Design Circle_Area_Calculator, start of the top module:
module Circle_Area_Calculator(clk, rst, radius, area);
  input wire clk, rst;
  input wire [31:0] radius;
  output reg [31:0] area;
  wire [31:0] Square_radius, Result;
  parameter Pi = 32'b01000000010010010000111111010000;
  FloatMultiplier_rounding FM0(.Multiplicand(radius), .Multiplier(radius), .Result(Square_radius));
  FloatMultiplier_rounding FM1(.Multiplicand(Square_radius), .Multiplier(Pi), .Result(Result));
  always @(posedge clk) begin
	if(rst) begin
		area[31:0] <= 1'b0;
	end else begin
		area[31:0] <= Result[31:0];
	end
  end
endmodule
clock: 38.0 ns
lec_check: 0
abc_area: 0
cap_margin: 30
cell_pad_in_sites_detail_placement: 1
cell_pad_in_sites_global_placement: 2
core_aspect_ratio: 0.79
core_margin: 2
core_utilization: 27
cts_cluster_diameter: 74
cts_cluster_size: 14
gpl_timing_driven: 0
hold_slack_margin: 0.07
place_density_lb_addon: 0.11
setup_slack_margin: -0.45
slew_margin: 15
run.sh (not shown) runs the stock make flow with config.mk's settings and CLKGATE_MAP_FILE=.
The baseline finished clean.
Edit:
MAX_ROUTING_LAYER = met4   (was default)
MIN_ROUTING_LAYER = met2   (was default)
PLACE_DENSITY_LB_ADDON = 0.09   (was 0.11)
Sequential cell count stays the same. Synthesized area is unchanged.
Edit:
ABC_AREA = default   (was 0)
CAP_MARGIN = 20   (was 30)
CELL_PAD_IN_SITES_DETAIL_PLACEMENT = default   (was 1)
CELL_PAD_IN_SITES_GLOBAL_PLACEMENT = default   (was 2)
CORE_ASPECT_RATIO = default   (was 0.79)
CORE_UTILIZATION = 65   (was 27)
CTS_CLUSTER_DIAMETER = default   (was 74)
CTS_CLUSTER_SIZE = default   (was 14)
GPL_TIMING_DRIVEN = default   (was 0)
HOLD_SLACK_MARGIN = default   (was 0.07)
MAX_ROUTING_LAYER = default   (was met4)
MIN_ROUTING_LAYER = default   (was met2)
PLACE_DENSITY_LB_ADDON = default   (was 0.09)
SETUP_SLACK_MARGIN = default   (was -0.45)
SLEW_MARGIN = 20   (was 15)
clock period = 19.6 ns   (was 38.0 ns; I/O delays follow)
Result:
- The changed run ended with an error in global routing (5_1_grt) (GRT-0116)
- die area went down by about 60%
- area after synthesis is unchanged
- synthesized cell count stays the same
Edit:
CORE_UTILIZATION = 40   (was 65)
clock period = 23.3 ns   (was 19.6 ns; I/O delays follow)
Effect: With this change the flow finished with setup timing left; area after synthesis stays the same; die size rose by 61%; synthesized cell count is unchanged.

========
## v54
Starting RTL as in the previous note.
## Circle_Area_Calculator
module Circle_Area_Calculator(clk, rst, radius, area);
  input wire clk, rst;
  input wire [31:0] radius;
  output reg [31:0] area;
  wire [31:0] Square_radius, Result;
  parameter Pi = 32'b01000000010010010000111111010000;
  FloatMultiplier_rounding FM0(.Multiplicand(radius), .Multiplier(radius), .Result(Square_radius));
  FloatMultiplier_rounding FM1(.Multiplicand(Square_radius), .Multiplier(Pi), .Result(Result));
  always @(posedge clk) begin
	if(rst) begin
		area[31:0] <= 1'b0;
	end else begin
		area[31:0] <= Result[31:0];
	end
  end
endmodule
clock: 19.1 ns
lec_check: 0
abc_area: 0
cap_margin: 30
core_margin: 2
core_utilization: 27
cts_cluster_size: 82
gpl_timing_driven: 1
hold_slack_margin: 0.07
place_density_lb_addon: 0.11
setup_slack_margin: -0.45
slew_margin: 20
The final report for v54 shows a completed flow and a layout that fails verification, specifically setup timing.
Modified inputs, v46 compared to v54
- ABC_AREA changed from 0 to 1
- CTS_CLUSTER_DIAMETER newly set to 219
- CORE_UTILIZATION changed from 27 to 57
- the clock period (ns, I/O delays scaled along) changed from 19.1 to 26.7
[summary]
Completing all stages was not enough for v54: its layout failed the final checks because of setup timing. The flow did not stop early for v46: all stages ran, and the layout cleared the timing, design-rule and antenna checks. The number of stages on the worst setup path number comes out lower for v54 vs v46. Multi-input combinational cell area on v46 is down relative to v54. When v46 is measured against v54, its post-route worst setup slack turns out 6620 ps higher.
What v57 does differently from v46 at the input level:
- MAX_ROUTING_LAYER newly set to met4
- HOLD_SLACK_MARGIN changed from 0.07 to -0.09
- CAP_MARGIN changed from 30 to 5
- CORE_UTILIZATION changed from 57 to 72
- PLACE_DENSITY_LB_ADDON changed from 0.11 to 0.01
- the clock period (ns, I/O delays scaled along) changed from 26.7 to 24.4
## What came out
- [v57] detailed placement HPWL rose 23000 um relative to v46
- v57 terminated abnormally: global routing reported GRT-0116.
- Instance area after placement is lower on v46
- Compared with v46, v57 shows core outline area lower by 21%.
- NOTE: final estimated routing congestion in global placement in v57 exceeds that of v46
Edits applied to the flow inputs when going from v57 to v30:
- swapping 82 for 15 in CTS_CLUSTER_SIZE
- clearing GPL_TIMING_DRIVEN, which used to be 1
- swapping 219 for 353 in CTS_CLUSTER_DIAMETER
- clearing SETUP_SLACK_MARGIN, which used to be -0.45
- swapping 5 for 20 in CAP_MARGIN
- clearing PLACE_DENSITY_LB_ADDON, which used to be 0.01
- clearing HOLD_SLACK_MARGIN, which used to be -0.09
- swapping 24.4 for 27.6 in the clock period (ns, I/O delays scaled along)
==> comparison <==
- v30: number of setup buffers added after CTS 83 below v57
- Post-synthesis compound-gate area fraction of v30 is on par with v57.
- The flow did not stop early for v30: all stages ran, and the layout cleared the timing, design-rule and antenna checks.
- Comparing v57 against v30, there is no change at all in number of buffers created by CTS.
#### Input delta (v13 over v30)
- CTS_CLUSTER_DIAMETER: 353 -> unset
- CORE_UTILIZATION: 72 -> 68
- CTS_CLUSTER_SIZE: 15 -> unset
- the clock period (ns, I/O delays scaled along): 27.6 -> 24.5
### Flow results
- v13 got as far as global routing, where a tool error ended the run.
- v13 vs v30 — weighted congestion reported at the end of routability-driven placement dropped slightly
- ~same H-tree depth reported by CTS in v13 and v30
- Reported for v13 and v30, share of synthesized cell area in and, or, nand and nor gates turned out identical to the last digit.
- In the reports for v13 and v30, the larger die area belongs to v13.
- | maximum clock insertion buffer count | v13 vs v30 | ≈ equal |
- In the tables for v13 and v30, pre-CTS setup slack reads higher with v30.
[inputs] v15 vs v13
- MAX_ROUTING_LAYER: met4 -> unset
- CORE_UTILIZATION: 68 -> 40
- ABC_AREA: 1 -> unset
- the clock period (ns, I/O delays scaled along): 24.5 -> 30.0
--- outcome ---
The number of unique standard cell types used by synthesis in v13 is 0.65 times that in v15.
Between v15 and v13, vertical die size is higher for v15, v13 comes in under that.
Cmp v15 and v13 / number of buffers added for setup after CTS / lower: v15
v15 has completed all stages; timing, DRC and antenna checks passed.

========
== v10 ==
Circle_Area_Calculator again, from the RTL that the note above started with.
clock: 15.7 ns
lec_check: 0
cap_margin: 20
core_margin: 2
core_utilization: 58
cts_cluster_size: 86
hold_slack_margin: 0.29
setup_slack_margin: 4.47
slew_margin: 20
tns_end_percent: 5
Ran to the end and failed final checks on negative setup slack: v10.
Relative to v10, the following input files were edited for v40:
- HOLD_SLACK_MARGIN no longer set, was 0.29
- MAX_ROUTING_LAYER now met4, previously not set
- SETUP_SLACK_MARGIN no longer set, was 4.47
- TNS_END_PERCENT no longer set, was 5
- CTS_CLUSTER_SIZE no longer set, was 86
- CORE_UTILIZATION now 65, was 58
- the clock period (ns, I/O delays scaled along) now 26.9, was 15.7
[summary]
- v40 -> stages 100% | layout checks FAIL | negative setup slack
- Side by side, clock-buffer cell count turned out lower in v40 than in v10.
- On standard cell area after detailed placement, the lower figure sits with v40, not v10.
- Re sequential share of layout area: v10 was lower than v40.
- Going from v10 to v40, via count of the first global-routing pass lower, die area lower.
- Met3 wire length (v40 vs. v10) increases by more than a quarter
- Of the two candidates, v10 has the worse worst slack at placement and v40 the better one.
The following lists how v34 was set up differently from v40:
- a change of CORE_UTILIZATION from 65 to 66
- an added CTS_CLUSTER_SIZE of 28
- a change of the clock period (ns, I/O delays scaled along) from 26.9 to 27.6
### Flow results
- What the final checks of v34 revealed, after a flow that finished every stage, was a layout that fails on negative setup slack.
- v34 ends up with a global-route usage that is 0.47 points lower than in v40.
- Summary of v34 over v40: pre-CTS setup slack has increased, via count has decreased, total die size has decreased, buffer count excluding the clock tree in the final layout has decreased, final cell count has decreased.
- | chip area estimate from yosys synthesis | v34 vs v40 | ≈ equal |
- Summary — worst setup slack after layout, v34 relative to v40: higher, by 0.96 ns.

========
Setup of try-fjord:
Circle_Area_Calculator again, from the RTL that the note above started with.
## Circle_Area_Calculator
module Circle_Area_Calculator(clk, rst, radius, area);
  input wire clk, rst;
  input wire [31:0] radius;
  output reg [31:0] area;
  wire [31:0] Square_radius, Result;
  parameter Pi = 32'b01000000010010010000111111010000;
  FloatMultiplier_rounding FM0(.Multiplicand(radius), .Multiplier(radius), .Result(Square_radius));
  FloatMultiplier_rounding FM1(.Multiplicand(Square_radius), .Multiplier(Pi), .Result(Result));
  always @(posedge clk) begin
	if(rst) begin
		area[31:0] <= 1'b0;
	end else begin
		area[31:0] <= Result[31:0];
	end
  end
endmodule
==> flow/config.mk <==
export PLATFORM = sky130hd
export DESIGN_NAME = Circle_Area_Calculator
export DESIGN_NICKNAME = Circle_Area_Calculator
export VERILOG_FILES = /design/flow/design.v
export SDC_FILE = /design/flow/constraint.sdc
export NUM_CORES = 4
export LEC_CHECK = 0
export ABC_AREA = 1
export CAP_MARGIN = 20
export CELL_PAD_IN_SITES_DETAIL_PLACEMENT = 2
export CORE_ASPECT_RATIO = 1.71
export CORE_MARGIN = 2
export CORE_UTILIZATION = 40
export CTS_CLUSTER_SIZE = 94
export GPL_TIMING_DRIVEN = 1
export MAX_ROUTING_LAYER = met4
export MIN_ROUTING_LAYER = met2
export SETUP_SLACK_MARGIN = 2.1
export SLEW_MARGIN = 35
==> flow/constraint.sdc <==
create_clock -name core_clock -period 18.3 [get_ports {clk}]
set_input_delay 3.6600 -clock core_clock [delete_from_list [all_inputs] [get_ports {clk}]]
set_output_delay 3.6600 -clock core_clock [all_outputs]
set_load 0.01 [all_outputs]
Status(try-fjord) = ERROR, stage = detailed placement
The following lists how try-ember was set up differently from try-fjord:
- CORE_ASPECT_RATIO no longer set, was 1.71
- GPL_TIMING_DRIVEN no longer set, was 1
- ABC_AREA no longer set, was 1
- MAX_ROUTING_LAYER no longer set, was met4
- HOLD_SLACK_MARGIN now 0.14, previously not set
- CTS_CLUSTER_SIZE no longer set, was 94
- MIN_ROUTING_LAYER no longer set, was met2
- SLEW_MARGIN now 20, was 35
- SETUP_SLACK_MARGIN no longer set, was 2.1
- the clock period (ns, I/O delays scaled along) now 30.0, was 18.3
Results
In the summary table, try-ember is marked failed, with error GRT-0232 raised in global routing. Die span in x grows by more than a quarter when moving from try-fjord to try-ember. Diff try-fjord -> try-ember | adder and majority gate portion of the synthesized area | increase of 0.29 points. Compared to try-fjord, try-ember has count of mapped cells out of synthesis 15% lower. In terms of floorplan core area, try-fjord and try-ember differ only marginally. try-fjord has higher post-synth area from yosys stat than try-ember.
The following lists how try-pepper was set up differently from try-ember:
- putting ABC_AREA at 1 where nothing was set
- swapping 40 for 49 in CORE_UTILIZATION
- putting CTS_CLUSTER_DIAMETER at 59 where nothing was set
- clearing CELL_PAD_IN_SITES_DETAIL_PLACEMENT, which used to be 2
- putting PLACE_DENSITY at 0.81 where nothing was set
- putting CTS_CLUSTER_SIZE at 99 where nothing was set
- putting TNS_END_PERCENT at 10 where nothing was set
- clearing HOLD_SLACK_MARGIN, which used to be 0.14
Notes after the runs:
try-pepper: full flow OK, the timing, design-rule and antenna checks passed. Synthesized area per cell: try-pepper vs try-ember down about 14%. Between try-ember and try-pepper, the difference in portion of the post-synthesis area used by sequential elements is negligible. Between try-ember and try-pepper, cell count after placement is higher for try-pepper, try-ember comes in under that.
Here is what was changed in the inputs of try-nickel compared with try-pepper.
- CTS_CLUSTER_SIZE: 99 -> 100
- PLACE_DENSITY: 0.81 -> unset
- TNS_END_PERCENT: 10 -> 15
[summary]
Having completed the whole flow, try-nickel delivered a layout that passed the timing, design-rule and antenna checks. Having completed the whole flow, try-pepper delivered a layout that passed the timing, design-rule and antenna checks. try-nickel ended up with met4 as its topmost layer with routed signal wires; try-pepper ended up with met5. Relative to try-pepper, the post-route standard cell area excluding fillers measured on try-nickel has increased slightly. Cmp try-nickel vs try-pepper: worst hold slack higher in try-nickel. Taking try-pepper as the reference, in try-nickel setup slack went up 0.21 ns; global-route usage went up 0.99 points. Max wire length across try-pepper and try-nickel: try-nickel.
